==> design/flow/design.v <==
`default_nettype none
module BobTop (
	clock,
	reset,
	rx,
	runway_override,
	emergency_override,
	tx,
	framing_error,
	runway_active,
	emergency,
	receiving,
	sending
);
	input wire clock;
	input wire reset;
	input wire rx;
	input wire [1:0] runway_override;
	input wire emergency_override;
	output wire tx;
	output wire framing_error;
	output wire [1:0] runway_active;
	output wire emergency;
	output wire receiving;
	output wire sending;
	wire [7:0] uart_rx_data;
	wire [7:0] uart_tx_data;
	wire uart_rx_valid;
	wire uart_tx_ready;
	wire uart_tx_send;
	UartRX #(
		.CLK_HZ(25000000),
		.BAUD_RATE(115200)
	) receiver(
		.clock(clock),
		.reset(reset),
		.rx(rx),
		.data(uart_rx_data),
		.done(uart_rx_valid),
		.framing_error(framing_error),
		.receiving(receiving)
	);
	UartTX #(
		.CLK_HZ(25000000),
		.BAUD_RATE(115200)
	) transmitter(
		.clock(clock),
		.reset(reset),
		.send(uart_tx_send),
		.data(uart_tx_data),
		.tx(tx),
		.ready(uart_tx_ready),
		.sending(sending)
	);
	reg [1:0] ro_temp;
	reg [1:0] ro_sync;
	reg eo_temp;
	reg eo_sync;
	always @(posedge clock) begin
		ro_temp <= runway_override;
		eo_temp <= emergency_override;
		ro_sync <= ro_temp;
		eo_sync <= eo_temp;
	end
	Bob bobby(
		.clock(clock),
		.reset(reset),
		.uart_rx_data(uart_rx_data),
		.uart_rx_valid(uart_rx_valid),
		.uart_tx_data(uart_tx_data),
		.uart_tx_ready(uart_tx_ready),
		.uart_tx_send(uart_tx_send),
		.runway_active(runway_active),
		.runway_override(ro_sync),
		.emergency_out(emergency),
		.emergency_override(eo_sync)
	);
endmodule
module Bob (
	clock,
	reset,
	uart_rx_data,
	uart_rx_valid,
	runway_override,
	emergency_override,
	uart_tx_data,
	uart_tx_ready,
	uart_tx_send,
	runway_active,
	emergency_out
);
	input wire clock;
	input wire reset;
	input wire [7:0] uart_rx_data;
	input wire uart_rx_valid;
	input wire [1:0] runway_override;
	input wire emergency_override;
	output wire [7:0] uart_tx_data;
	input wire uart_tx_ready;
	output wire uart_tx_send;
	output wire [1:0] runway_active;
	output wire emergency_out;
	wire [7:0] uart_request;
	wire uart_rd_request;
	wire uart_empty;
	wire runway_id;
	wire lock;
	wire unlock;
	reg [3:0] cleared_id_to_lock;
	wire sel_takeoff_id_lock;
	wire [9:0] runway;
	wire queue_takeoff_plane;
	wire unqueue_takeoff_plane;
	wire [3:0] cleared_takeoff_id;
	wire takeoff_fifo_full;
	wire takeoff_fifo_empty;
	wire queue_landing_plane;
	wire unqueue_landing_plane;
	wire [3:0] cleared_landing_id;
	wire landing_fifo_full;
	wire landing_fifo_empty;
	wire send_hold;
	wire send_say_ag;
	wire send_divert;
	wire send_divert_landing;
	wire send_valid_id;
	wire send_invalid_id;
	wire [1:0] send_clear;
	reg [7:0] reply_to_send;
	wire send_reply;
	wire queue_reply;
	wire reply_fifo_full;
	wire reply_fifo_empty;
	reg emergency;
	wire set_emergency;
	wire unset_emergency;
	reg [3:0] emergency_id;
	FIFO #(
		.WIDTH(8),
		.DEPTH(4)
	) uart_requests(
		.clock(clock),
		.reset(reset),
		.data_in(uart_rx_data),
		.we(uart_rx_valid),
		.re(uart_rd_request),
		.data_out({uart_request[7-:4], uart_request[3-:3], uart_request[0]}),
		.full(),
		.empty(uart_empty)
	);
	FIFO #(
		.WIDTH(4),
		.DEPTH(8)
	) takeoff_fifo(
		.clock(clock),
		.reset(reset),
		.data_in(uart_request[7-:4]),
		.we(queue_takeoff_plane),
		.re(unqueue_takeoff_plane),
		.data_out(cleared_takeoff_id),
		.full(takeoff_fifo_full),
		.empty(takeoff_fifo_empty)
	);
	FIFO #(
		.WIDTH(4),
		.DEPTH(8)
	) landing_fifo(
		.clock(clock),
		.reset(reset),
		.data_in(uart_request[7-:4]),
		.we(queue_landing_plane),
		.re(unqueue_landing_plane),
		.data_out(cleared_landing_id),
		.full(landing_fifo_full),
		.empty(landing_fifo_empty)
	);
	wire [3:0] new_id;
	reg [3:0] id_in;
	wire sel_diverted_id;
	wire take_id;
	wire release_id;
	wire id_full;
	wire [15:0] all_id;
	always @(*)
		if (sel_diverted_id)
			id_in = cleared_landing_id;
		else
			id_in = uart_request[7-:4];
	AircraftIDManager id_manager(
		.clock(clock),
		.reset(reset),
		.id_in(id_in),
		.release_id(release_id),
		.take_id(take_id),
		.id_out(new_id),
		.all_id(all_id),
		.full(id_full)
	);
	ReadRequestFsm fsm(
		.emergency(emergency_out),
		.clock(clock),
		.reset(reset),
		.uart_empty(uart_empty),
		.uart_request(uart_request),
		.takeoff_fifo_full(takeoff_fifo_full),
		.landing_fifo_full(landing_fifo_full),
		.takeoff_fifo_empty(takeoff_fifo_empty),
		.landing_fifo_empty(landing_fifo_empty),
		.reply_fifo_full(reply_fifo_full),
		.runway_active(runway_active),
		.all_id(all_id),
		.id_full(id_full),
		.emergency_id(emergency_id),
		.runway(runway),
		.uart_rd_request(uart_rd_request),
		.queue_takeoff_plane(queue_takeoff_plane),
		.queue_landing_plane(queue_landing_plane),
		.unqueue_takeoff_plane(unqueue_takeoff_plane),
		.unqueue_landing_plane(unqueue_landing_plane),
		.send_clear(send_clear),
		.send_hold(send_hold),
		.send_say_ag(send_say_ag),
		.send_divert(send_divert),
		.send_divert_landing(send_divert_landing),
		.send_invalid_id(send_invalid_id),
		.send_valid_id(send_valid_id),
		.queue_reply(queue_reply),
		.lock(lock),
		.unlock(unlock),
		.runway_id(runway_id),
		.set_emergency(set_emergency),
		.unset_emergency(unset_emergency),
		.take_id(take_id),
		.release_id(release_id),
		.sel_takeoff_id_lock(sel_takeoff_id_lock),
		.sel_diverted_id(sel_diverted_id)
	);
	always @(posedge clock)
		if (reset)
			reply_to_send <= 0;
		else if (send_clear[0] ^ send_clear[1]) begin
			if (send_clear[0]) begin
				reply_to_send[7-:4] <= cleared_takeoff_id;
				reply_to_send[3-:3] <= 3'b011;
				reply_to_send[0] <= runway_id;
			end
			else if (send_clear[1]) begin
				reply_to_send[7-:4] <= cleared_landing_id;
				reply_to_send[3-:3] <= 3'b011;
				reply_to_send[0] <= runway_id;
			end
		end
		else if (send_hold) begin
			reply_to_send[7-:4] <= uart_request[7-:4];
			reply_to_send[3-:3] <= 3'b100;
			reply_to_send[0] <= 1'b0;
		end
		else if (send_say_ag) begin
			reply_to_send[7-:4] <= uart_request[7-:4];
			reply_to_send[3-:3] <= 3'b101;
			reply_to_send[0] <= 1'b0;
		end
		else if (send_divert) begin
			reply_to_send[7-:4] <= uart_request[7-:4];
			reply_to_send[3-:3] <= 3'b110;
			reply_to_send[0] <= 1'b0;
		end
		else if (send_divert_landing) begin
			reply_to_send[7-:4] <= cleared_landing_id;
			reply_to_send[3-:3] <= 3'b110;
			reply_to_send[0] <= 1'b0;
		end
		else if (send_invalid_id) begin
			reply_to_send[7-:4] <= 4'd0;
			reply_to_send[3-:3] <= 3'b111;
			reply_to_send[0] <= 1'b1;
		end
		else if (send_valid_id) begin
			reply_to_send[7-:4] <= new_id;
			reply_to_send[3-:3] <= 3'b111;
			reply_to_send[0] <= 1'b0;
		end
	FIFO #(
		.WIDTH(8),
		.DEPTH(4)
	) uart_replies(
		.clock(clock),
		.reset(reset),
		.data_in(reply_to_send),
		.we(queue_reply),
		.re(send_reply),
		.data_out(uart_tx_data),
		.full(reply_fifo_full),
		.empty(reply_fifo_empty)
	);
	SendReplyFsm reply_fsm(
		.clock(clock),
		.reset(reset),
		.uart_tx_ready(uart_tx_ready),
		.reply_fifo_empty(reply_fifo_empty),
		.send_reply(send_reply),
		.uart_tx_send(uart_tx_send)
	);
	always @(*)
		if (sel_takeoff_id_lock)
			cleared_id_to_lock = cleared_takeoff_id;
		else
			cleared_id_to_lock = cleared_landing_id;
	RunwayManager runway_manager(
		.clock(clock),
		.reset(reset),
		.plane_id_unlock(uart_request[7-:4]),
		.plane_id_lock(cleared_id_to_lock),
		.runway_id(runway_id),
		.lock(lock),
		.unlock(unlock),
		.runway_active(runway_active),
		.runway_override(runway_override),
		.runway(runway)
	);
	always @(posedge clock)
		if (reset) begin
			emergency_id <= 4'd0;
			emergency <= 1'b0;
		end
		else if (set_emergency) begin
			emergency_id <= uart_request[7-:4];
			emergency <= 1'b1;
		end
		else if (unset_emergency)
			emergency <= 1'b0;
	assign emergency_out = emergency | emergency_override;
endmodule
module ReadRequestFsm (
	clock,
	reset,
	uart_empty,
	uart_request,
	takeoff_fifo_full,
	landing_fifo_full,
	takeoff_fifo_empty,
	landing_fifo_empty,
	reply_fifo_full,
	runway_active,
	emergency,
	all_id,
	id_full,
	emergency_id,
	runway,
	uart_rd_request,
	queue_takeoff_plane,
	queue_landing_plane,
	unqueue_takeoff_plane,
	unqueue_landing_plane,
	send_clear,
	send_hold,
	send_say_ag,
	send_divert,
	send_divert_landing,
	send_invalid_id,
	send_valid_id,
	queue_reply,
	lock,
	unlock,
	runway_id,
	set_emergency,
	unset_emergency,
	take_id,
	release_id,
	sel_takeoff_id_lock,
	sel_diverted_id
);
	input wire clock;
	input wire reset;
	input wire uart_empty;
	input wire [7:0] uart_request;
	input wire takeoff_fifo_full;
	input wire landing_fifo_full;
	input wire takeoff_fifo_empty;
	input wire landing_fifo_empty;
	input wire reply_fifo_full;
	input wire [1:0] runway_active;
	input wire emergency;
	input wire [15:0] all_id;
	input wire id_full;
	input wire [3:0] emergency_id;
	input wire [9:0] runway;
	output reg uart_rd_request;
	output reg queue_takeoff_plane;
	output reg queue_landing_plane;
	output reg unqueue_takeoff_plane;
	output reg unqueue_landing_plane;
	output reg [1:0] send_clear;
	output reg send_hold;
	output reg send_say_ag;
	output reg send_divert;
	output reg send_divert_landing;
	output reg send_invalid_id;
	output reg send_valid_id;
	output reg queue_reply;
	output reg lock;
	output reg unlock;
	output reg runway_id;
	output reg set_emergency;
	output reg unset_emergency;
	output reg take_id;
	output reg release_id;
	output reg sel_takeoff_id_lock;
	output reg sel_diverted_id;
	wire [3:0] plane_id;
	wire [2:0] msg_type;
	wire [1:0] msg_action;
	reg takeoff_first;
	reg reverse_takeoff_first;
	assign plane_id = uart_request[7-:4];
	assign msg_type = uart_request[3-:3];
	assign msg_action = uart_request[0];
	reg [2:0] state;
	reg [2:0] next_state;
	always @(*) begin
		uart_rd_request = 1'b0;
		queue_takeoff_plane = 1'b0;
		queue_landing_plane = 1'b0;
		unqueue_takeoff_plane = 1'b0;
		unqueue_landing_plane = 1'b0;
		send_clear = 2'b00;
		send_hold = 1'b0;
		send_say_ag = 1'b0;
		send_divert = 1'b0;
		send_divert_landing = 1'b0;
		send_invalid_id = 1'b0;
		send_valid_id = 1'b0;
		queue_reply = 1'b0;
		lock = 1'b0;
		unlock = 1'b0;
		runway_id = 1'b0;
		set_emergency = 1'b0;
		unset_emergency = 1'b0;
		take_id = 1'b0;
		release_id = 1'b0;
		sel_takeoff_id_lock = 1'b0;
		sel_diverted_id = 1'b0;
		reverse_takeoff_first = 1'b0;
		next_state = 3'b000;
		case (state)
			3'b000:
				if (uart_empty) begin
					if (emergency) begin
						if (!landing_fifo_empty) begin
							next_state = 3'b110;
							unqueue_landing_plane = 1'b1;
						end
						else
							next_state = 3'b000;
					end
					else if (runway_active != 2'b11) begin
						if (!takeoff_fifo_empty && !landing_fifo_empty) begin
							if (takeoff_first) begin
								next_state = 3'b100;
								unqueue_takeoff_plane = 1'b1;
							end
							else begin
								next_state = 3'b101;
								unqueue_landing_plane = 1'b1;
							end
						end
						else if (!takeoff_fifo_empty) begin
							next_state = 3'b100;
							unqueue_takeoff_plane = 1'b1;
						end
						else if (!landing_fifo_empty) begin
							next_state = 3'b101;
							unqueue_landing_plane = 1'b1;
						end
						else
							next_state = 3'b000;
					end
					else
						next_state = 3'b000;
				end
				else begin
					next_state = 3'b001;
					uart_rd_request = 1'b1;
				end
			3'b001:
				if (msg_type == 3'b000) begin
					if (all_id[plane_id]) begin
						next_state = 3'b010;
						if (msg_action == 1'b0) begin
							if (takeoff_fifo_full) begin
								send_divert = 1'b1;
								release_id = 1'b1;
							end
							else begin
								queue_takeoff_plane = 1'b1;
								send_hold = 1'b1;
							end
						end
						else if (msg_action == 1'b1) begin
							if (landing_fifo_full || emergency) begin
								send_divert = 1'b1;
								release_id = 1'b1;
							end
							else begin
								queue_landing_plane = 1'b1;
								send_hold = 1'b1;
							end
						end
					end
					else
						next_state = 3'b011;
				end
				else if (msg_type == 3'b001) begin
					if (all_id[plane_id]) begin
						next_state = 3'b011;
						if (!msg_action) begin
							if ((runway[4-:4] == plane_id) && runway[0])
								release_id = 1'b1;
							unlock = 1'b1;
							runway_id = 1'b0;
						end
						else if (msg_action) begin
							if ((runway[9-:4] == plane_id) && runway[5])
								release_id = 1'b1;
							unlock = 1'b1;
							runway_id = 1'b1;
						end
					end
					else
						next_state = 3'b011;
				end
				else if (msg_type == 3'b010) begin
					if (msg_action == 1'b1) begin
						if (!landing_fifo_empty) begin
							next_state = 3'b110;
							unqueue_landing_plane = 1'b1;
						end
						else
							next_state = 3'b000;
						set_emergency = 1'b1;
					end
					else if (msg_action == 1'b0) begin
						next_state = 3'b011;
						if (emergency_id == plane_id)
							unset_emergency = 1'b1;
						release_id = 1'b1;
					end
				end
				else if (msg_type == 3'b111) begin
					next_state = 3'b010;
					if (id_full)
						send_invalid_id = 1'b1;
					else begin
						send_valid_id = 1'b1;
						take_id = 1'b1;
					end
				end
				else begin
					next_state = 3'b010;
					send_say_ag = 1'b1;
				end
			3'b010:
				if (reply_fifo_full)
					next_state = 3'b010;
				else begin
					next_state = 3'b011;
					queue_reply = 1'b1;
				end
			3'b011:
				if (emergency) begin
					if (!landing_fifo_empty) begin
						next_state = 3'b110;
						unqueue_landing_plane = 1'b1;
					end
					else
						next_state = 3'b000;
				end
				else if (runway_active != 2'b11) begin
					if (!takeoff_fifo_empty && !landing_fifo_empty) begin
						if (takeoff_first) begin
							next_state = 3'b100;
							unqueue_takeoff_plane = 1'b1;
							reverse_takeoff_first = 1'b1;
						end
						else begin
							next_state = 3'b101;
							unqueue_landing_plane = 1'b1;
							reverse_takeoff_first = 1'b1;
						end
					end
					else if (!takeoff_fifo_empty) begin
						next_state = 3'b100;
						unqueue_takeoff_plane = 1'b1;
					end
					else if (!landing_fifo_empty) begin
						next_state = 3'b101;
						unqueue_landing_plane = 1'b1;
					end
					else
						next_state = 3'b000;
				end
				else
					next_state = 3'b000;
			3'b100: begin
				next_state = 3'b111;
				sel_takeoff_id_lock = 1'b1;
				if (!runway_active[0]) begin
					runway_id = 1'b0;
					lock = 1'b1;
					send_clear = 2'b01;
				end
				else if (!runway_active[1]) begin
					runway_id = 1'b1;
					lock = 1'b1;
					send_clear = 2'b01;
				end
			end
			3'b101: begin
				next_state = 3'b111;
				if (!runway_active[0]) begin
					runway_id = 1'b0;
					lock = 1'b1;
					send_clear = 2'b10;
				end
				else if (!runway_active[1]) begin
					runway_id = 1'b1;
					lock = 1'b1;
					send_clear = 2'b10;
				end
			end
			3'b110: begin
				next_state = 3'b111;
				send_divert_landing = 1'b1;
				sel_diverted_id = 1'b1;
				release_id = 1'b1;
			end
			3'b111: begin
				next_state = 3'b000;
				queue_reply = 1'b1;
			end
			default: next_state = 3'b000;
		endcase
	end
	always @(posedge clock)
		if (reset)
			state <= 3'b000;
		else
			state <= next_state;
	always @(posedge clock)
		if (reset)
			takeoff_first <= 1'b0;
		else if (reverse_takeoff_first)
			takeoff_first <= ~takeoff_first;
endmodule
module SendReplyFsm (
	clock,
	reset,
	uart_tx_ready,
	reply_fifo_empty,
	send_reply,
	uart_tx_send
);
	input wire clock;
	input wire reset;
	input wire uart_tx_ready;
	input wire reply_fifo_empty;
	output reg send_reply;
	output reg uart_tx_send;
	reg state;
	reg next_state;
	always @(*) begin
		send_reply = 1'b0;
		uart_tx_send = 1'b0;
		case (state)
			1'd0:
				if (reply_fifo_empty || !uart_tx_ready)
					next_state = 1'd0;
				else begin
					next_state = 1'd1;
					send_reply = 1'b1;
				end
			1'd1: begin
				next_state = 1'd0;
				uart_tx_send = 1'b1;
			end
			default: next_state = 1'd0;
		endcase
	end
	always @(posedge clock)
		if (reset)
			state <= 1'd0;
		else
			state <= next_state;
endmodule
module FIFO (
	clock,
	reset,
	data_in,
	we,
	re,
	data_out,
	full,
	empty
);
	parameter signed [31:0] WIDTH = 8;
	parameter signed [31:0] DEPTH = 4;
	input wire clock;
	input wire reset;
	input wire [WIDTH - 1:0] data_in;
	input wire we;
	input wire re;
	output reg [WIDTH - 1:0] data_out;
	output wire full;
	output wire empty;
	reg [(DEPTH * WIDTH) - 1:0] queue;
	reg [$clog2(DEPTH):0] count;
	reg [$clog2(DEPTH) - 1:0] put_ptr;
	reg [$clog2(DEPTH) - 1:0] get_ptr;
	assign empty = count == 0;
	assign full = count == DEPTH;
	always @(posedge clock)
		if (reset) begin
			count <= 0;
			get_ptr <= 0;
			put_ptr <= 0;
			data_out <= 0;
		end
		else if ((re && !empty) && we) begin
			data_out <= queue[get_ptr * WIDTH+:WIDTH];
			get_ptr <= get_ptr + 1;
			queue[put_ptr * WIDTH+:WIDTH] <= data_in;
			put_ptr <= put_ptr + 1;
		end
		else if (re && !empty) begin
			data_out <= queue[get_ptr * WIDTH+:WIDTH];
			get_ptr <= get_ptr + 1;
			count <= count - 1;
		end
		else if (we && !full) begin
			queue[put_ptr * WIDTH+:WIDTH] <= data_in;
			put_ptr <= put_ptr + 1;
			count <= count + 1;
		end
endmodule
module RunwayManager (
	clock,
	reset,
	plane_id_unlock,
	plane_id_lock,
	runway_id,
	lock,
	unlock,
	runway_override,
	runway_active,
	runway
);
	input wire clock;
	input wire reset;
	input wire [3:0] plane_id_unlock;
	input wire [3:0] plane_id_lock;
	input wire runway_id;
	input wire lock;
	input wire unlock;
	input wire [1:0] runway_override;
	output wire [1:0] runway_active;
	output reg [9:0] runway;
	assign runway_active[0] = runway[0] | runway_override[0];
	assign runway_active[1] = runway[5] | runway_override[1];
	always @(posedge clock)
		if (reset)
			runway <= 1'sb0;
		else if (lock && !unlock) begin
			if (runway_id) begin
				runway[9-:4] <= plane_id_lock;
				runway[5] <= 1'b1;
			end
			else begin
				runway[4-:4] <= plane_id_lock;
				runway[0] <= 1'b1;
			end
		end
		else if (!lock && unlock) begin
			if (runway_id) begin
				if (plane_id_unlock == runway[9-:4])
					runway[5] <= 1'b0;
			end
			else if (plane_id_unlock == runway[4-:4])
				runway[0] <= 1'b0;
		end
endmodule
module AircraftIDManager (
	clock,
	reset,
	id_in,
	release_id,
	take_id,
	id_out,
	all_id,
	full
);
	input wire clock;
	input wire reset;
	input wire [3:0] id_in;
	input wire release_id;
	input wire take_id;
	output wire [3:0] id_out;
	output wire [15:0] all_id;
	output wire full;
	reg [15:0] taken_id;
	reg [3:0] id_avail;
	assign all_id = taken_id;
	assign id_out = id_avail;
	assign full = taken_id == 16'hffff;
	always @(*) begin
		id_avail = 4'd0;
		case (1'b0)
			taken_id[0]: id_avail = 4'd0;
			taken_id[1]: id_avail = 4'd1;
			taken_id[2]: id_avail = 4'd2;
			taken_id[3]: id_avail = 4'd3;
			taken_id[4]: id_avail = 4'd4;
			taken_id[5]: id_avail = 4'd5;
			taken_id[6]: id_avail = 4'd6;
			taken_id[7]: id_avail = 4'd7;
			taken_id[8]: id_avail = 4'd8;
			taken_id[9]: id_avail = 4'd9;
			taken_id[10]: id_avail = 4'd10;
			taken_id[11]: id_avail = 4'd11;
			taken_id[12]: id_avail = 4'd12;
			taken_id[13]: id_avail = 4'd13;
			taken_id[14]: id_avail = 4'd14;
			taken_id[15]: id_avail = 4'd15;
			default: id_avail = 4'd0;
		endcase
	end
	always @(posedge clock)
		if (reset)
			taken_id <= 1'sb0;
		else if (release_id)
			taken_id[id_in] <= 1'b0;
		else if (take_id && !full)
			taken_id[id_avail] <= 1'b1;
endmodule
`default_nettype none
module UartRX (
	clock,
	reset,
	rx,
	data,
	done,
	framing_error,
	receiving
);
	parameter signed [31:0] CLK_HZ = 25000000;
	parameter signed [31:0] BAUD_RATE = 115200;
	input wire clock;
	input wire reset;
	input wire rx;
	output reg [7:0] data;
	output wire done;
	output wire framing_error;
	output wire receiving;
	wire start;
	wire tick;
	BaudRateGenerator #(
		.CLK_HZ(CLK_HZ),
		.BAUD_RATE(BAUD_RATE)
	) conductor(
		.clock(clock),
		.reset(reset),
		.start_rx(start),
		.start_tx(1'b0),
		.tick(tick)
	);
	wire collect_data;
	wire en_data_counter;
	wire clear_data_counter;
	reg [3:0] data_counter;
	wire done_data;
	always @(posedge clock)
		if (reset)
			data <= 1'sb0;
		else if (collect_data && tick) begin
			data <= data >> 1;
			data[7] <= rx;
		end
	assign done_data = data_counter == 4'd8;
	always @(posedge clock)
		if (reset || clear_data_counter)
			data_counter <= 1'sb0;
		else if (en_data_counter && tick)
			data_counter <= data_counter + 1'b1;
	UartRXFsm fsm(
		.clock(clock),
		.reset(reset),
		.tick(tick),
		.rx(rx),
		.done_data(done_data),
		.start(start),
		.collect_data(collect_data),
		.en_data_counter(en_data_counter),
		.clear_data_counter(clear_data_counter),
		.framing_error(framing_error),
		.done(done),
		.receiving(receiving)
	);
endmodule
module UartRXFsm (
	clock,
	reset,
	tick,
	rx,
	done_data,
	start,
	collect_data,
	en_data_counter,
	clear_data_counter,
	framing_error,
	done,
	receiving
);
	input wire clock;
	input wire reset;
	input wire tick;
	input wire rx;
	input wire done_data;
	output reg start;
	output reg collect_data;
	output reg en_data_counter;
	output reg clear_data_counter;
	output reg framing_error;
	output reg done;
	output reg receiving;
	reg [1:0] state;
	reg [1:0] next_state;
	always @(*) begin
		start = 1'b0;
		collect_data = 1'b0;
		en_data_counter = 1'b0;
		clear_data_counter = 1'b0;
		framing_error = 1'b0;
		done = 1'b0;
		receiving = 1'b0;
		next_state = 2'd0;
		case (state)
			2'd0:
				if (!rx) begin
					next_state = 2'd1;
					start = 1'b1;
				end
				else
					next_state = 2'd0;
			2'd1:
				if (tick && rx)
					next_state = 2'd0;
				else if (tick && !rx)
					next_state = 2'd2;
				else
					next_state = 2'd1;
			2'd2: begin
				if (tick && !done_data) begin
					next_state = 2'd2;
					collect_data = 1'b1;
					en_data_counter = 1'b1;
				end
				else if (tick && done_data) begin
					if (!rx) begin
						next_state = 2'd3;
						framing_error = 1'b1;
					end
					else begin
						next_state = 2'd0;
						clear_data_counter = 1'b1;
						done = 1'b1;
					end
				end
				else
					next_state = 2'd2;
				receiving = 1'b1;
			end
			2'd3: begin
				if (tick && rx) begin
					next_state = 2'd0;
					clear_data_counter = 1'b1;
				end
				else if (tick && !rx)
					next_state = 2'd3;
				framing_error = 1'b1;
			end
			default: next_state = 2'd0;
		endcase
	end
	always @(posedge clock)
		if (reset)
			state <= 2'd0;
		else
			state <= next_state;
endmodule
`default_nettype none
module UartTX (
	clock,
	reset,
	send,
	data,
	tx,
	ready,
	sending
);
	parameter signed [31:0] CLK_HZ = 25000000;
	parameter signed [31:0] BAUD_RATE = 115200;
	input wire clock;
	input wire reset;
	input wire send;
	input wire [7:0] data;
	output reg tx;
	output wire ready;
	output wire sending;
	wire start;
	wire tick;
	BaudRateGenerator #(
		.CLK_HZ(CLK_HZ),
		.BAUD_RATE(BAUD_RATE)
	) conductor(
		.clock(clock),
		.reset(reset),
		.start_rx(1'b0),
		.start_tx(start),
		.tick(tick)
	);
	wire en_data_counter;
	reg [3:0] data_counter;
	wire done_data;
	wire clear_data_counter;
	assign done_data = data_counter == 4'd8;
	always @(posedge clock)
		if (reset || clear_data_counter)
			data_counter <= 1'sb0;
		else if (en_data_counter && tick)
			data_counter <= data_counter + 1;
	reg [7:0] saved_data;
	reg data_bit;
	wire send_data;
	always @(posedge clock)
		if (reset)
			saved_data <= 1'sb0;
		else if (start)
			saved_data <= data;
		else if (send_data && tick)
			saved_data <= saved_data >> 1;
	always @(posedge clock)
		if (reset || start)
			data_bit <= 1'b0;
		else if (send_data && tick)
			data_bit <= saved_data[0];
	wire send_start_bit;
	wire send_stop_bit;
	always @(posedge clock)
		if (reset)
			tx <= 1'b1;
		else if (send_start_bit)
			tx <= 1'b0;
		else if (send_data)
			tx <= data_bit;
		else if (send_stop_bit)
			tx <= 1'b1;
		else
			tx <= 1'b1;
	UartTXFsm fsm(
		.clock(clock),
		.reset(reset),
		.send(send),
		.tick(tick),
		.done_data(done_data),
		.start(start),
		.send_start_bit(send_start_bit),
		.send_data(send_data),
		.send_stop_bit(send_stop_bit),
		.en_data_counter(en_data_counter),
		.clear_data_counter(clear_data_counter),
		.ready(ready),
		.sending(sending)
	);
endmodule
module UartTXFsm (
	clock,
	reset,
	send,
	tick,
	done_data,
	start,
	send_start_bit,
	send_data,
	send_stop_bit,
	en_data_counter,
	clear_data_counter,
	ready,
	sending
);
	input wire clock;
	input wire reset;
	input wire send;
	input wire tick;
	input wire done_data;
	output reg start;
	output reg send_start_bit;
	output reg send_data;
	output reg send_stop_bit;
	output reg en_data_counter;
	output reg clear_data_counter;
	output reg ready;
	output reg sending;
	reg [1:0] state;
	reg [1:0] next_state;
	always @(*) begin
		start = 1'b0;
		send_start_bit = 1'b0;
		send_data = 1'b0;
		send_stop_bit = 1'b0;
		en_data_counter = 1'b0;
		clear_data_counter = 1'b0;
		ready = 1'b0;
		sending = 1'b0;
		next_state = 2'd0;
		case (state)
			2'd0:
				if (send) begin
					next_state = 2'd1;
					start = 1'b1;
					send_start_bit = 1'b1;
				end
				else begin
					next_state = 2'd0;
					ready = 1'b1;
				end
			2'd1: begin
				if (tick) begin
					next_state = 2'd2;
					send_data = 1'b1;
					en_data_counter = 1'b1;
				end
				else begin
					next_state = 2'd1;
					send_start_bit = 1'b1;
				end
				sending = 1'b1;
			end
			2'd2: begin
				if (tick && done_data) begin
					next_state = 2'd3;
					send_stop_bit = 1'b1;
					clear_data_counter = 1'b1;
				end
				else begin
					next_state = 2'd2;
					send_data = 1'b1;
					en_data_counter = 1'b1;
				end
				sending = 1'b1;
			end
			2'd3: begin
				if (tick) begin
					next_state = 2'd0;
					ready = 1'b1;
				end
				else begin
					next_state = 2'd3;
					send_stop_bit = 1'b1;
				end
				sending = 1'b1;
			end
			default: next_state = 2'd0;
		endcase
	end
	always @(posedge clock)
		if (reset)
			state <= 2'd0;
		else
			state <= next_state;
endmodule
`default_nettype none
module BaudRateGenerator (
	clock,
	reset,
	start_rx,
	start_tx,
	tick
);
	parameter signed [31:0] CLK_HZ = 25000000;
	parameter signed [31:0] BAUD_RATE = 115200;
	input wire clock;
	input wire reset;
	input wire start_rx;
	input wire start_tx;
	output wire tick;
	parameter signed [31:0] DIVISOR = CLK_HZ / BAUD_RATE;
	reg [$clog2(DIVISOR) + 1:0] clockCount;
	assign tick = clockCount == DIVISOR;
	always @(posedge clock)
		if (reset | tick)
			clockCount <= 1'sb0;
		else if (start_rx)
			clockCount <= DIVISOR / 2;
		else if (start_tx)
			clockCount <= 1'sb0;
		else
			clockCount <= clockCount + 1'b1;
endmodule
==> design/flow/run.sh <==
#!/bin/bash
# the make line also repeats each setting of config.mk as NAME=value (left out here)
make -C /OpenROAD-flow-scripts/flow DESIGN_CONFIG=/design/flow/config.mk WORK_HOME=/design/flow/orfs CLKGATE_MAP_FILE= finish
==> design/flow/config.mk <==
export PLATFORM = sky130hd
export DESIGN_NAME = BobTop
export DESIGN_NICKNAME = BobTop
export VERILOG_FILES = /design/flow/design.v
export SDC_FILE = /design/flow/constraint.sdc
export NUM_CORES = 4
export LEC_CHECK = 0
export ABC_AREA = 1
export CAP_MARGIN = 20
export CORE_MARGIN = 2
export CORE_UTILIZATION = 70
export PLACE_DENSITY_LB_ADDON = 0.12
export SLEW_MARGIN = 20
==> design/flow/constraint.sdc <==
create_clock -name core_clock -period 13.8 [get_ports {clock}]
set_input_delay 2.7600 -clock core_clock [delete_from_list [all_inputs] [get_ports {clock}]]
set_output_delay 2.7600 -clock core_clock [all_outputs]
set_load 0.01 [all_outputs]
==> results_slide.txt, run 1 <==
Physical Implementation Snapshot

Placed design
  – Estimated wirelength of the detail-placed design: 25,300 um
  – Gpl congestion: 0.943
  – Worst-case setup slack after placement: 6.98 ns
  – Buffers on Ports: 12

Power and ir drop
  – P per Cell Area: 142 nW/um^2
  – Switching power as a share of total power: 31.0%
  – Post-route total power: 2.34 mW
  – Net Switching: 0.726 mW
  – Power drawn by the combinational cells: 0.473 mW
  – Group drawing the most power: registers
  – Portion of total power attributed to sequential cells: 46.1%
  – Seq power: 1.08 mW
  – Share of power burned in the clock network: 33.7%
  – Pint: 1.61 mW
  – P_clk: 0.789 mW
  – Leak pwr: 6.15 nW
  – Worst VDD drop: 134 uV
  – Combinational share of power: 20.2%

Synthesis
  – Share of synthesized cell area in and, or, nand and nor gates: 16.8%
  – Proportion of synthesized chip area in sequential cells: 47.2%
  – Most frequent cell after synthesis: o21ai_0
  – Most common flop cell mapped by yosys: dfxtp_1
  – Cell type with the largest total area after synthesis: edfxtp_1
  – Top cell type's share of synthesized area: 25.3%
  – Yosys stat area: 15,200 um^2
  – Share of synthesized area spent on multiplexers: 0.0658%
  – Number of cells produced by synthesis: 1,897
  – Syn_area_per_cell: 8.02 um^2
  – Share of synthesized registers carrying an async set or reset: 0%
  – Yosys cell count: 1,897
  – Post-Syn Nets: 1,948
  – Syn Std Cell Area: 15,200 um^2
  – Adder and majority gate portion of the synthesized area: 3.90%
  – Number of warnings issued by yosys: 13
  – Post-synthesis sequential element count: 295
  – Xor/xnor share: 1.51%
  – Number of enable flip-flop cells: 128
  – Top cells by area in the synthesized netlist: edfxtp_1 25%, dfxtp_1 22%, o21ai_0 9.4%
  – Top cells by instance count after synthesis: 287 x o21ai_0, 274 x inv_1, 247 x nand2_1
  – Netlist cell types: 51
  – Post-synthesis share of cell area spent on and-or and or-and gates: 21.3%
  – Top comb family, area: AND-OR/OR-AND gates

Hold path
  – Number of cells traversed by the worst hold path: 0
  – Class of the worst hold path: flop to flop
  – Worst hold endpoint: ro_sync[1]
  – Worst Hold Launch: ro_temp[1]

Worst setup path
  – FF-to-FF Start: bobby.fsm.state[5]
  – Capture instance of the worst register-to-register path: bobby.uart_requests.queue[7]
  – Required @ worst endpoint: 11.04 ns
  – Beginning of the critical path: rx
  – Startpoint-to-endpoint class of the critical path: input pin to output port
  – Top Family by Delay on Critical Path: buffers and inverters
  – Data arrival time at the worst-slack endpoint: 4.07 ns
  – Delay contributed by the slowest stage of the critical path: 0.56 ns
  – Worst R2R Setup Slack: 10.32 ns
  – Worst Path Max Fanout: 7
  – Critical path depth in cells: 3
  – Cell repeated most along the worst path: clkdlybuf4s50_1
  – Number of cells traversed by the worst register-to-register path: 8
  – Nature of the critical path startpoint: input pin
  – Kind of end point of the critical path: output port
  – Ordered list of cells on the worst path: clkdlybuf4s50_1 > o21ai_0 > clkdlybuf4s50_1
  – Buffer and inverter count on the worst path: 2
  – Slowest stage cell on the critical path: clkdlybuf4s50_1
  – Capturing element of the worst setup path: framing_error

Detailed routing
  – Drt first pass iters: 5
  – Number of DRC markers in iteration 0: 1,294
  – Average detailed-routed wire length per instance: 16.6 um
  – Post-detailed-route via-to-cell ratio: 6.06
  – Final wirelength: 36,300 um
  – Number of DRC violations after detailed routing: 0
  – Post-detailed-route count of antenna-violating nets: 0
  – Antenna fix cells: 0
  – Via total after detailed routing: 13,208

Die
  – Vertical die dimension: 151 um
  – Floorplan die width: 151 um
  – Number of placement rows: 53
  – Initial Utilization: 71.9%
  – Die Outline Area: 22,900 um^2
  – Floorplan core area: 21,200 um^2
  – Number of top-level design ports: 13

STA
  – Headroom to the max-slew limit: 31.3%
  – Worst setup slack after layout: 6.97 ns
  – Final setup violation count: 0
  – Maximum achievable frequency: 146 MHz
  – Share of the cycle needed by the critical path after routing: 49.5%
  – Final hold violation count: 0
  – Min Clock Period, post-route: 6.83 ns
  – Setup repair after global routing missed its margin: false
  – Final Slew Violations: 0
  – Clock skew: 0.0127 ns
  – Setup TNS Final: 0 ns
  – Slew of the pin with the lowest slew margin: 1.03 ns

CTS
  – Buffer type at the clock tree root: clkbuf_16
  – Number of buffers on the longest clock path: 3
  – Count of hold-fix buffers inserted at cts: 0
  – Buffers inserted during post-CTS setup optimization: 0
  – Post_cts resized: 0
  – Max H-tree Level: 1
  – TritonCTS clock tree: built
  – Total CTS buffers: 31
  – Clock latency on the worst-skew pair: 0.55 ns
  – Number of clock sinks seen by CTS: 295
  – Clock transition at the registers of the reported paths: 0.06 ns

Finish
  – Syn-to-layout area delta: 7.96%
  – Final-stage net count: 1,933

Job
  – Tool warning count: 48
  – Max capacitance violation total: 0

Status
  – Run status: no timing/DRC/antenna violations

Global route
  – GRT Residual Overflow: 0
  – Pin count of the biggest net entering global routing: 108
  – Antenna violations before repair: 0
  – First-pass GRT wire length: 58,500 um
  – Total global routing track utilization: 31.7%
  – Via count of the first global-routing pass: 12,066
-- layer usage --
metal  vias up  part of all wire [%]  track usage (%)  routed length, um
li1       6481                     -                -                  -
met5         -                     0                0                  0
met1      6109                    42             43.6              15300
met4         0                   3.1             11.4               1140
met3        90                   8.3             5.51               3020
met2       528                    46             50.9              16900
-- stage by stage --
| step | util, % | std cells | hold WS [ns] | instance area [um^2] |
|---|---|---|---|---|
| after detailed placement | 73.1 | 2124 | 0.318 | 15500 |
| final | 77.6 | 2181 | 0.330 | 16400 |
| after floorplan | - | 1897 | 0.310 | 15200 |
| after global placement | 73.1 | 2124 | 0.312 | 15500 |
| after global routing | 77.6 | 2181 | 0.333 | 16400 |
| after CTS | 77.6 | 2181 | 0.331 | 16400 |
-- layout make-up --
| cell class | count | area (um^2) |
|---|---|---|
| fill | 1493 | 4730 |
| multi-input combinational | 1242 | 6650 |
| tap | 275 | 344 |
| timing repair buffer | 21 | 188 |
| clock buffer | 51 | 903 |
| sequential | 295 | 7190 |
| clock inverter | 6 | 55.1 |
| inverter | 291 | 1100 |
==> run 2: changes to the inputs <==
- ABC_AREA: 1 -> unset
- CORE_UTILIZATION: 70 -> 72
- CTS_CLUSTER_SIZE: unset -> 22
- PLACE_DENSITY_LB_ADDON: 0.12 -> unset
- clock period: 13.8 -> 14.0 ns (I/O delays scaled with it)
==> run 2 against run 1 <==
Net effect: global-route usage decreased by 0.84 points; hold slack better by 0.0092 ns; first-iteration DRC count shrank 29%; synthesized cell count decreased by 22%; combinational power up about 90%; setup slack worse by 0.24 ns; sequential share of layout area grew 0.10 points; critical path depth increased by 1; largest cell class unchanged; highest routed layer unchanged.
==> results_slide.txt, run 2 <==
Physical Implementation Snapshot

Status
  – Run status: no timing/DRC/antenna violations (unchanged)

Hold path
  – Worst Hold Launch: ro_temp[0] (was ro_temp[1])
  – Worst hold endpoint: ro_sync[0] (was ro_sync[1])
  – Number of cells traversed by the worst hold path: 0 (unchanged)
  – Class of the worst hold path: flop to flop (unchanged)

CTS
  – Clock latency on the worst-skew pair: 0.58 ns (was 0.55 ns)
  – Clock transition at the registers of the reported paths: 0.06 ns (about the same)
  – Max H-tree Level: 1 (unchanged)
  – Post_cts resized: 0 (unchanged)
  – Count of hold-fix buffers inserted at cts: 0 (unchanged)
  – Buffer type at the clock tree root: clkbuf_16 (unchanged)
  – Number of clock sinks seen by CTS: 295 (unchanged)
  – Buffers inserted during post-CTS setup optimization: 0 (unchanged)
  – TritonCTS clock tree: built (unchanged)
  – Number of buffers on the longest clock path: 3 (unchanged)
  – Total CTS buffers: 31 (unchanged)

Power and ir drop
  – P_clk: 0.873 mW (was 0.789 mW)
  – P per Cell Area: 179 nW/um^2 (was 142 nW/um^2)
  – Portion of total power attributed to sequential cells: 39.5% (was 46.1%)
  – Net Switching: 1.02 mW (was 0.726 mW)
  – Pint: 1.91 mW (was 1.61 mW)
  – Share of power burned in the clock network: 29.8% (was 33.7%)
  – Group drawing the most power: registers (unchanged)
  – Switching power as a share of total power: 34.9% (was 31.0%)
  – Post-route total power: 2.93 mW (was 2.34 mW)
  – Leak pwr: 6.14 nW (was 6.15 nW)
  – Power drawn by the combinational cells: 0.900 mW (was 0.473 mW)
  – Worst VDD drop: 143 uV (was 134 uV)
  – Combinational share of power: 30.7% (was 20.2%)
  – Seq power: 1.16 mW (was 1.08 mW)

Die
  – Initial Utilization: 73.6% (was 71.9%)
  – Floorplan die width: 148 um (was 151 um)
  – Vertical die dimension: 148 um (was 151 um)
  – Floorplan core area: 20,300 um^2 (was 21,200 um^2)
  – Die Outline Area: 21,900 um^2 (was 22,900 um^2)
  – Number of placement rows: 52 (was 53)
  – Number of top-level design ports: 13 (unchanged)

Worst setup path
  – Top Family by Delay on Critical Path: buffers and inverters (unchanged)
  – Startpoint-to-endpoint class of the critical path: input pin to output port (unchanged)
  – Delay contributed by the slowest stage of the critical path: 0.55 ns (was 0.56 ns)
  – Slowest stage cell on the critical path: clkdlybuf4s50_1 (unchanged)
  – Number of cells traversed by the worst register-to-register path: 9 (was 8)
  – Capturing element of the worst setup path: framing_error (unchanged)
  – Worst R2R Setup Slack: 10.51 ns (was 10.32 ns)
  – Critical path depth in cells: 4 (was 3)
  – Cell repeated most along the worst path: clkdlybuf4s50_1 (unchanged)
  – Beginning of the critical path: rx (unchanged)
  – Worst Path Max Fanout: 9 (was 7)
  – Ordered list of cells on the worst path: clkdlybuf4s50_1 > nor4_1 > a21o_1 > clkdlybuf4s50_1 (was clkdlybuf4s50_1 > o21ai_0 > clkdlybuf4s50_1)
  – Kind of end point of the critical path: output port (unchanged)
  – Required @ worst endpoint: 11.20 ns (was 11.04 ns)
  – Nature of the critical path startpoint: input pin (unchanged)
  – Buffer and inverter count on the worst path: 2 (unchanged)
  – Capture instance of the worst register-to-register path: bobby.uart_requests.count[2] (was bobby.uart_requests.queue[7])
  – FF-to-FF Start: bobby.fsm.state[3] (was bobby.fsm.state[5])
  – Data arrival time at the worst-slack endpoint: 4.47 ns (was 4.07 ns)

STA
  – Final setup violation count: 0 (unchanged)
  – Headroom to the max-slew limit: 22.7% (was 31.3%)
  – Min Clock Period, post-route: 7.27 ns
  – Slew of the pin with the lowest slew margin: 1.16 ns (was 1.03 ns)
  – Share of the cycle needed by the critical path after routing: 52.0% (was 49.5%)
  – Final Slew Violations: 0 (unchanged)
  – Setup repair after global routing missed its margin: false (unchanged)
  – Setup TNS Final: 0 ns (unchanged)
  – Clock skew: 0.0234 ns (was 0.0127 ns)
  – Final hold violation count: 0 (unchanged)
  – Maximum achievable frequency: 137 MHz

Detailed routing
  – Drt first pass iters: 5 (unchanged)
  – Post-detailed-route via-to-cell ratio: 6.34 (was 6.06)
  – Via total after detailed routing: 11,211 (was 13,208)
  – Final wirelength: 33,600 um (was 36,300 um)
  – Antenna fix cells: 0 (unchanged)
  – Number of DRC violations after detailed routing: 0 (unchanged)
  – Post-detailed-route count of antenna-violating nets: 0 (unchanged)
  – Average detailed-routed wire length per instance: 19.0 um (was 16.6 um)
  – Number of DRC markers in iteration 0: 914 (was 1,294)

Synthesis
  – Yosys cell count: 1,480 (was 1,897)
  – Number of cells produced by synthesis: 1,480 (was 1,897)
  – Most frequent cell after synthesis: dfxtp_1 (was o21ai_0)
  – Post-Syn Nets: 1,531 (was 1,948)
  – Cell type with the largest total area after synthesis: edfxtp_1 (unchanged)
  – Post-synthesis sequential element count: 295 (unchanged)
  – Syn_area_per_cell: 10.1 um^2 (was 8.02 um^2)
  – Share of synthesized area spent on multiplexers: 10.2% (was 0.0658%)
  – Syn Std Cell Area: 14,900 um^2 (was 15,200 um^2)
  – Adder and majority gate portion of the synthesized area: 3.97% (was 3.90%)
  – Netlist cell types: 69 (was 51)
  – Share of synthesized cell area in and, or, nand and nor gates: 15.8% (was 16.8%)
  – Top cells by area in the synthesized netlist: edfxtp_1 26%, dfxtp_1 22%, mux4_2 5.1% (was edfxtp_1 25%, dfxtp_1 22%, o21ai_0 9.4%)
  – Top comb family, area: simple AND/OR/NAND/NOR gates (was AND-OR/OR-AND gates)
  – Number of warnings issued by yosys: 13 (unchanged)
  – Yosys stat area: 14,900 um^2 (was 15,200 um^2)
  – Xor/xnor share: 3.99% (was 1.51%)
  – Top cell type's share of synthesized area: 25.7% (was 25.3%)
  – Post-synthesis share of cell area spent on and-or and or-and gates: 13.3% (was 21.3%)
  – Most common flop cell mapped by yosys: dfxtp_1 (unchanged)
  – Proportion of synthesized chip area in sequential cells: 48.1% (was 47.2%)
  – Top cells by instance count after synthesis: 167 x dfxtp_1, 153 x nor2_1, 138 x nand2_1 (was 287 x o21ai_0, 274 x inv_1, 247 x nand2_1)
  – Share of synthesized registers carrying an async set or reset: 0% (unchanged)
  – Number of enable flip-flop cells: 128 (unchanged)

Global route
  – Total global routing track utilization: 30.9% (was 31.7%)
  – Met1 track demand over resource in global routing: 42.2% (was 43.6%)
  – M3 GR Usage: 3.56% (was 5.51%)
  – Pin count of the biggest net entering global routing: 70 (was 108)
  – Antenna violations before repair: 0 (unchanged)
  – Via count of the first global-routing pass: 10,905 (was 12,066)
  – First-pass GRT wire length: 55,300 um (was 58,500 um)
  – GRT Max-Usage Layer: met2 (unchanged)
  – M2 GR Usage: 52.0% (was 50.9%)
  – GRT Residual Overflow: 0 (unchanged)

Finish
  – Syn-to-layout area delta: 9.65% (was 7.96%)
  – # fillers: 1,245 (was 1,493)
  – Sequential standard cell area: 7190 um^2 (unchanged)
  – Footprint of the multi-input gates: 7090 um^2 (was 6650 um^2)
  – Final-stage net count: 1,524 (was 1,933)

Job
  – Tool warning count: 48 (unchanged)
  – Max capacitance violation total: 0 (unchanged)

Placed design
  – Buffers on Ports: 12 (unchanged)
  – Estimated wirelength of the detail-placed design: 22,300 um (was 25,300 um)
  – Gpl congestion: 0.871 (was 0.943)
## run 2: metal layers
layer	routed length, um	up-vias
li1	-	5326
met2	16400	437
met1	14000	5368
met5	0	-
met4	998	0
met3	2190	80
## run 2: cell type report
type                            count  share of cell area, %
Clock buffer                       45                   5.81
Clock inverter                     12                  0.985
Inverter                          117                   2.68
Multi-Input combinational cell   1003                   43.3
Sequential cell                   295                   43.9
Tap cell                          270                   2.06
Timing Repair Buffer               25                   1.31
## run 2: stage by stage
stage	utilization, %	hold WS [ns]	std cells	cell area (um^2)	worst slack (ns)
after global routing	80.7	0.352	1767	16400	6.62
after detailed placement	75.1	0.317	1710	15300	6.73
final	80.7	0.339	1767	16400	6.73
after global placement	75.1	0.314	1710	15300	6.75
after floorplan	-	0.310	1480	14900	7.72
after CTS	80.6	0.342	1767	16400	6.72
==> run 3: changes to the inputs <==
- ABC_AREA: unset -> 1
- CTS_CLUSTER_SIZE: 22 -> unset
- PLACE_DENSITY_LB_ADDON: unset -> 0.12
- SETUP_SLACK_MARGIN: unset -> 2.86
- clock period: 14.0 -> 9.82 ns (I/O delays scaled with it)
==> run 3 against run 2 <==
Net effect: still clean on timing, DRC and antenna; synthesized cell count increased by 28%; critical path depth decreased by 1; wire length rose by 12%; global-route usage is 2.7 points higher; synthesized area rose by 1.8%; first-iteration DRC count increased by 46%; core utilization down 1.8 points; hold slack got worse by 0.0053 ns; critical path type unchanged; critical endpoint unchanged; largest cell class unchanged.
==> results_slide.txt, run 3 <==
Physical Implementation Snapshot

Status
  – Run status: no timing/DRC/antenna violations (unchanged)

STA
  – Final hold slack: 0.334 ns (was 0.339 ns)
  – Clock skew: 0.0106 ns (was 0.0234 ns)
  – Share of the cycle needed by the critical path after routing: 53.8% (was 52.0%)
  – Final setup violation count: 0 (unchanged)
  – Min Clock Period, post-route: 5.28 ns
  – Final Slew Violations: 0 (unchanged)
  – Final hold violation count: 0 (unchanged)
  – Worst setup slack after layout: 4.54 ns (was 6.73 ns)
  – Headroom to the max-slew limit: 38.7% (was 22.7%)
  – Setup repair after global routing missed its margin: false (unchanged)
  – Maximum achievable frequency: 189 MHz
  – Slew of the pin with the lowest slew margin: 0.919 ns (was 1.16 ns)
  – Setup TNS Final: 0 ns (unchanged)

Global route
  – Antenna violations before repair: 0 (unchanged)
  – GRT Residual Overflow: 0 (unchanged)
  – Total global routing track utilization: 33.6% (was 30.9%)
  – First-pass GRT wire length: 60,800 um (was 55,300 um)
  – Pin count of the biggest net entering global routing: 97 (was 70)
  – Via count of the first global-routing pass: 12,563 (was 10,905)

Power and ir drop
  – Group drawing the most power: registers (unchanged)
  – Leak pwr: 6.17 nW (was 6.14 nW)
  – Pint: 2.32 mW (was 1.91 mW)
  – Power drawn by the combinational cells: 0.673 mW (was 0.900 mW)
  – P_clk: 1.18 mW (was 0.873 mW)
  – Share of power burned in the clock network: 35.0% (was 29.8%)
  – P per Cell Area: 204 nW/um^2 (was 179 nW/um^2)
  – Worst VDD drop: 175 uV (was 143 uV)
  – Post-route total power: 3.37 mW (was 2.93 mW)
  – Switching power as a share of total power: 31.2% (was 34.9%)
  – Seq power: 1.52 mW (was 1.16 mW)
  – Portion of total power attributed to sequential cells: 45.0% (was 39.5%)
  – Net Switching: 1.05 mW (was 1.02 mW)
  – Combinational share of power: 20.0% (was 30.7%)

Worst setup path
  – Delay contributed by the slowest stage of the critical path: 0.57 ns (was 0.55 ns)
  – Buffer and inverter count on the worst path: 2 (unchanged)
  – Worst Path Max Fanout: 7 (was 9)
  – Capturing element of the worst setup path: framing_error (unchanged)
  – Capture instance of the worst register-to-register path: bobby.uart_requests.queue[31] (was bobby.uart_requests.count[2])
  – Required @ worst endpoint: 7.86 ns (was 11.20 ns)
  – Startpoint-to-endpoint class of the critical path: input pin to output port (unchanged)
  – Top Family by Delay on Critical Path: buffers and inverters (unchanged)
  – Cell repeated most along the worst path: clkdlybuf4s50_1 (unchanged)
  – Data arrival time at the worst-slack endpoint: 3.32 ns (was 4.47 ns)
  – Ordered list of cells on the worst path: clkdlybuf4s50_1 > o21ai_0 > clkdlybuf4s50_1 (was clkdlybuf4s50_1 > nor4_1 > a21o_1 > clkdlybuf4s50_1)
  – Critical path depth in cells: 3 (was 4)
  – Nature of the critical path startpoint: input pin (unchanged)
  – FF-to-FF Start: receiver.conductor.clockCount[0] (was bobby.fsm.state[3])
  – Number of cells traversed by the worst register-to-register path: 10 (was 9)
  – Slowest stage cell on the critical path: clkdlybuf4s50_1 (unchanged)
  – Beginning of the critical path: rx (unchanged)
  – Kind of end point of the critical path: output port (unchanged)
  – Worst R2R Setup Slack: 6.74 ns (was 10.51 ns)

Synthesis
  – Most common flop cell mapped by yosys: dfxtp_1 (unchanged)
  – Post-Syn Nets: 1,948 (was 1,531)
  – Post-synthesis share of cell area spent on and-or and or-and gates: 21.3% (was 13.3%)
  – Share of synthesized cell area in and, or, nand and nor gates: 16.8% (was 15.8%)
  – Top cells by area in the synthesized netlist: edfxtp_1 25%, dfxtp_1 22%, o21ai_0 9.4% (was edfxtp_1 26%, dfxtp_1 22%, mux4_2 5.1%)
  – Number of warnings issued by yosys: 13 (unchanged)
  – Top comb family, area: AND-OR/OR-AND gates (was simple AND/OR/NAND/NOR gates)
  – Yosys stat area: 15,200 um^2 (was 14,900 um^2)
  – Cell type with the largest total area after synthesis: edfxtp_1 (unchanged)
  – Netlist cell types: 51 (was 69)
  – Proportion of synthesized chip area in sequential cells: 47.2% (was 48.1%)
  – Share of synthesized registers carrying an async set or reset: 0% (unchanged)
  – Syn_area_per_cell: 8.02 um^2 (was 10.1 um^2)
  – Top cell type's share of synthesized area: 25.3% (was 25.7%)
  – Top cells by instance count after synthesis: 287 x o21ai_0, 274 x inv_1, 247 x nand2_1 (was 167 x dfxtp_1, 153 x nor2_1, 138 x nand2_1)
  – Post-synthesis sequential element count: 295 (unchanged)
  – Number of enable flip-flop cells: 128 (unchanged)
  – Yosys cell count: 1,897 (was 1,480)
  – Number of cells produced by synthesis: 1,897 (was 1,480)
  – Xor/xnor share: 1.51% (was 3.99%)
  – Adder and majority gate portion of the synthesized area: 3.90% (was 3.97%)
  – Most frequent cell after synthesis: o21ai_0 (was dfxtp_1)
  – Share of synthesized area spent on multiplexers: 0.0658% (was 10.2%)
  – Syn Std Cell Area: 15,200 um^2 (was 14,900 um^2)

Placed design
  – Worst-case setup slack after placement: 4.58 ns (was 6.73 ns)
  – DP Area: 15,500 um^2 (was 15,300 um^2)
  – Estimated wirelength of the detail-placed design: 25,300 um (was 22,300 um)
  – Gpl congestion: 0.921 (was 0.871)
  – Buffers on Ports: 12 (unchanged)

CTS
  – Clock transition at the registers of the reported paths: 0.07 ns (was 0.06 ns)
  – Post_cts resized: 0 (unchanged)
  – Buffers inserted during post-CTS setup optimization: 0 (unchanged)
  – Max H-tree Level: 1 (unchanged)
  – Buffer type at the clock tree root: clkbuf_16 (unchanged)
  – Number of buffers on the longest clock path: 3 (unchanged)
  – Clock latency on the worst-skew pair: 0.55 ns (was 0.58 ns)
  – TritonCTS clock tree: built (unchanged)
  – Count of hold-fix buffers inserted at cts: 0 (unchanged)
  – Total CTS buffers: 29 (was 31)
  – Number of clock sinks seen by CTS: 295 (unchanged)

Detailed routing
  – Via total after detailed routing: 13,550 (was 11,211)
  – Number of DRC markers in iteration 0: 1,336 (was 914)
  – Post-detailed-route via-to-cell ratio: 6.22 (was 6.34)
  – Post-detailed-route count of antenna-violating nets: 0 (unchanged)
  – Number of DRC violations after detailed routing: 0 (unchanged)
  – Average detailed-routed wire length per instance: 17.3 um (was 19.0 um)
  – Final wirelength: 37,700 um (was 33,600 um)
  – Drt first pass iters: 8 (was 5)
  – Antenna fix cells: 0 (unchanged)

Die
  – Floorplan core area: 20,900 um^2 (was 20,300 um^2)
  – Initial Utilization: 72.8% (was 73.6%)
  – Die Outline Area: 22,300 um^2 (was 21,900 um^2)
  – Number of top-level design ports: 13 (unchanged)
  – Number of placement rows: 53 (was 52)
  – Floorplan die width: 149 um (was 148 um)
  – Vertical die dimension: 149 um (was 148 um)

Finish
  – Footprint of the multi-input gates: 6650 um^2 (was 7090 um^2)
  – Final-stage net count: 1,932 (was 1,524)
  – # fillers: 1,461 (was 1,245)
  – Syn-to-layout area delta: 8.36% (was 9.65%)
  – Sequential standard cell area: 7190 um^2 (unchanged)
  – Post-layout instance area: 16,500 um^2 (was 16,400 um^2)

Hold path
  – Worst hold endpoint: ro_sync[1] (was ro_sync[0])
  – Worst Hold Launch: ro_temp[1] (was ro_temp[0])
  – Class of the worst hold path: flop to flop (unchanged)
  – Number of cells traversed by the worst hold path: 0 (unchanged)

Job
  – Tool warning count: 46 (was 48)
  – Max capacitance violation total: 0 (unchanged)
-- run 3: cell type report --
cell class / instances / share of cell area [%]
inverter: 291 / 6.66
sequential: 295 / 43.6
clock inverter: 14 / 1.15
timing repair buffer: 22 / 1.18
clock buffer: 39 / 5.00
multi-input combinational: 1242 / 40.3
tap: 275 / 2.09
-- run 3: per-layer routing --
metal	share of wire [%]	GRT usage, %
met5	0	0
met1	42	46.2
met3	8.3	4.59
met2	47	55.0
met4	2.9	11.5
-- run 3: per-stage QoR --
stage / utilization [%] / instances
4_1_cts: 78.9 / 2178
3_5_place_dp: 74.1 / 2125
6_report: 78.9 / 2178
5_1_grt: 78.9 / 2178
3_3_place_gp: 74.1 / 2125
2_1_floorplan: - / 1897
==> run 4: changes to the inputs <==
- CAP_MARGIN: 20 -> 35
- CORE_ASPECT_RATIO: unset -> 1.12
- CTS_CLUSTER_DIAMETER: unset -> 151
- CTS_CLUSTER_SIZE: unset -> 10
- PLACE_DENSITY: unset -> 0.4
- PLACE_DENSITY_LB_ADDON: 0.12 -> unset
- SETUP_SLACK_MARGIN: 2.86 -> 2.91
==> run 4 against run 3 <==
Net effect: still clean on timing, DRC and antenna; synthesized cell count unchanged; clock power down 3%; register-to-register slack worse by 0.22 ns; sequential power about the same; cell count down 0.46%; hold slack worse by 0.0013 ns; critical endpoint unchanged; highest routed layer unchanged.
==> results_slide.txt, run 4 <==
Physical Implementation Snapshot

Status
  – Run status: no timing/DRC/antenna violations (unchanged)

STA
  – Setup repair after global routing missed its margin: false (unchanged)
  – Setup TNS Final: 0 ns (unchanged)
  – Share of the cycle needed by the critical path after routing: 53.4% (was 53.8%)
  – Final Slew Violations: 0 (unchanged)
  – Final setup violation count: 0 (unchanged)
  – Slew of the pin with the lowest slew margin: 0.776 ns (was 0.919 ns)
  – Headroom to the max-slew limit: 47.6% (was 38.7%)
  – Final hold violation count: 0 (unchanged)
  – Clock skew: 0.0282 ns (was 0.0106 ns)
  – Min Clock Period, post-route: 5.24 ns (was 5.28 ns)
  – Maximum achievable frequency: 191 MHz (was 189 MHz)

Detailed routing
  – Number of DRC violations after detailed routing: 0 (unchanged)
  – Routed length on met1: 15,400 um (was 15,700 um)
  – Drt first pass iters: 5 (was 8)
  – Met2 Routed Length: 17,200 um (was 17,700 um)
  – Average detailed-routed wire length per instance: 16.9 um (was 17.3 um)
  – Post-detailed-route via-to-cell ratio: 6.21 (was 6.22)
  – Post-detailed-route count of antenna-violating nets: 0 (unchanged)
  – Via total after detailed routing: 13,459 (was 13,550)
  – Final wirelength: 36,600 um (was 37,700 um)
  – Met3 wirelength from detailed routing: 2740 um (was 3140 um)
  – Antenna fix cells: 0 (unchanged)
  – Top sig layer: met4 (unchanged)
  – Number of DRC markers in iteration 0: 1,053 (was 1,336)

Die
  – Number of placement rows: 56 (was 53)
  – Number of top-level design ports: 13 (unchanged)
  – Floorplan core area: 20,800 um^2 (was 20,900 um^2)
  – Die Outline Area: 22,300 um^2 (about the same)
  – Initial Utilization: 73.1% (was 72.8%)
  – Floorplan die width: 141 um (was 149 um)
  – Vertical die dimension: 158 um (was 149 um)

Placed design
  – Gpl congestion: 0.928 (was 0.921)
  – Buffers on Ports: 12 (unchanged)
  – Estimated wirelength of the detail-placed design: 24,800 um (was 25,300 um)
  – DP Area: 15,400 um^2 (was 15,500 um^2)

Synthesis
  – Share of synthesized registers carrying an async set or reset: 0% (unchanged)
  – Number of cells produced by synthesis: 1,897 (unchanged)
  – Proportion of synthesized chip area in sequential cells: 47.2% (unchanged)
  – Top cells by area in the synthesized netlist: edfxtp_1 25%, dfxtp_1 22%, o21ai_0 9.4% (unchanged)
  – Number of warnings issued by yosys: 13 (unchanged)
  – Top comb family, area: AND-OR/OR-AND gates (unchanged)
  – Post-Syn Nets: 1,948 (unchanged)
  – Yosys cell count: 1,897 (unchanged)
  – Share of synthesized cell area in and, or, nand and nor gates: 16.8% (unchanged)
  – Syn Std Cell Area: 15,200 um^2 (unchanged)
  – Top cell type's share of synthesized area: 25.3% (unchanged)
  – Syn_area_per_cell: 8.02 um^2 (unchanged)
  – Share of synthesized area spent on multiplexers: 0.0658% (unchanged)
  – Xor/xnor share: 1.51% (unchanged)
  – Most frequent cell after synthesis: o21ai_0 (unchanged)
  – Most common flop cell mapped by yosys: dfxtp_1 (unchanged)
  – Adder and majority gate portion of the synthesized area: 3.90% (unchanged)
  – Yosys stat area: 15,200 um^2 (unchanged)
  – Cell type with the largest total area after synthesis: edfxtp_1 (unchanged)
  – Top cells by instance count after synthesis: 287 x o21ai_0, 274 x inv_1, 247 x nand2_1 (unchanged)
  – Post-synthesis sequential element count: 295 (unchanged)
  – Netlist cell types: 51 (unchanged)
  – Number of enable flip-flop cells: 128 (unchanged)
  – Post-synthesis share of cell area spent on and-or and or-and gates: 21.3% (unchanged)

Global route
  – Pin count of the biggest net entering global routing: 98 (was 97)
  – Antenna violations before repair: 0 (unchanged)
  – GRT Residual Overflow: 0 (unchanged)
  – Via count of the first global-routing pass: 12,443 (was 12,563)
  – First-pass GRT wire length: 59,400 um (was 60,800 um)
  – Total global routing track utilization: 32.7% (was 33.6%)

Power and ir drop
  – P_clk: 1.14 mW (was 1.18 mW)
  – Portion of total power attributed to sequential cells: 45.7% (was 45.0%)
  – Switching power as a share of total power: 31.3% (was 31.2%)
  – Share of power burned in the clock network: 34.2% (was 35.0%)
  – Net Switching: 1.04 mW (was 1.05 mW)
  – Power drawn by the combinational cells: 0.668 mW (was 0.673 mW)
  – Worst VDD drop: 205 uV (was 175 uV)
  – P per Cell Area: 202 nW/um^2 (was 204 nW/um^2)
  – Leak pwr: 6.15 nW (was 6.17 nW)
  – Seq power: 1.52 mW (about the same)
  – Group drawing the most power: registers (unchanged)
  – Pint: 2.28 mW (was 2.32 mW)
  – Combinational share of power: 20.1% (was 20.0%)

Hold path
  – Class of the worst hold path: flop to flop (unchanged)
  – Worst Hold Launch: ro_temp[1] (unchanged)
  – Worst hold endpoint: ro_sync[1] (unchanged)
  – Number of cells traversed by the worst hold path: 0 (unchanged)

CTS
  – Max H-tree Level: 2 (was 1)
  – Number of clock sinks seen by CTS: 295 (unchanged)
  – Clock transition at the registers of the reported paths: 0.05 ns (was 0.07 ns)
  – TritonCTS clock tree: built (unchanged)
  – Count of hold-fix buffers inserted at cts: 0 (unchanged)
  – Buffers inserted during post-CTS setup optimization: 0 (unchanged)
  – Buffer type at the clock tree root: clkbuf_16 (unchanged)
  – Number of buffers on the longest clock path: 3 (unchanged)
  – Total CTS buffers: 35 (was 29)
  – Post_cts resized: 0 (unchanged)
  – Clock latency on the worst-skew pair: 0.51 ns (was 0.55 ns)

Finish
  – Post-layout instance area: 16,400 um^2 (was 16,500 um^2)
  – Final-stage net count: 1,938 (was 1,932)
  – # fillers: 1,463 (was 1,461)
  – Sequential standard cell area: 7190 um^2 (unchanged)
  – Footprint of the multi-input gates: 6650 um^2 (unchanged)
  – Syn-to-layout area delta: 8.01% (was 8.36%)

Job
  – Tool warning count: 48 (was 46)
  – Max capacitance violation total: 0 (unchanged)

Worst setup path
  – Top Family by Delay on Critical Path: buffers and inverters (unchanged)
  – Buffer and inverter count on the worst path: 2 (unchanged)
  – Capture instance of the worst register-to-register path: bobby.takeoff_fifo.count[3] (was bobby.uart_requests.queue[31])
  – Capturing element of the worst setup path: framing_error (unchanged)
  – Worst Path Max Fanout: 7 (unchanged)
  – Kind of end point of the critical path: output port (unchanged)
  – Required @ worst endpoint: 7.86 ns (about the same)
  – Beginning of the critical path: rx (unchanged)
  – Data arrival time at the worst-slack endpoint: 3.28 ns (was 3.32 ns)
  – Worst R2R Setup Slack: 6.52 ns (was 6.74 ns)
  – Startpoint-to-endpoint class of the critical path: input pin to output port (unchanged)
  – Cell repeated most along the worst path: clkdlybuf4s50_1 (unchanged)
  – Ordered list of cells on the worst path: clkdlybuf4s50_1 > o21ai_0 > clkdlybuf4s50_1 (unchanged)
  – Slowest stage cell on the critical path: clkdlybuf4s50_1 (unchanged)
  – Number of cells traversed by the worst register-to-register path: 14 (was 10)
  – Nature of the critical path startpoint: input pin (unchanged)
  – FF-to-FF Start: bobby.landing_fifo.count[1] (was receiver.conductor.clockCount[0])
  – Delay contributed by the slowest stage of the critical path: 0.56 ns (was 0.57 ns)
  – Critical path depth in cells: 3 (unchanged)
-- run 4: metal layers --
layer  global-route usage (%)  vias up
met4                     13.2        0
li1                         -     6490
met3                     4.54      114
met5                        0        -
met2                     54.7      581
met1                     43.3     6274
-- run 4: through the flow --
| stage | hold slack [ns] | worst slack [ns] | power [mW] | instances | utilization [%] |
|---|---|---|---|---|---|
| 2_1_floorplan | 0.310 | 5.59 | 2.02 | 1897 | - |
| 3_3_place_gp | 0.310 | 4.62 | 2.16 | 2110 | 74.2 |
| 3_5_place_dp | 0.337 | 4.61 | 2.19 | 2110 | 74.2 |
| 4_1_cts | 0.328 | 4.58 | 3.32 | 2167 | 78.9 |
| 5_1_grt | 0.336 | 4.49 | 3.47 | 2168 | 79.0 |
| 6_report | 0.333 | 4.58 | 3.32 | 2168 | 79.0 |
-- run 4: final cells by class --
class                   count  share of cell area [%]
repair buffers             22                    1.26
well taps                 261                    1.99
clock inverters             2                  0.0914
clock buffers              55                    5.79
flip-flops and latches    295                    43.7
inverters                 291                    6.68
multi-input cells        1242                    40.5
Power and IR drop assume default switching activity.
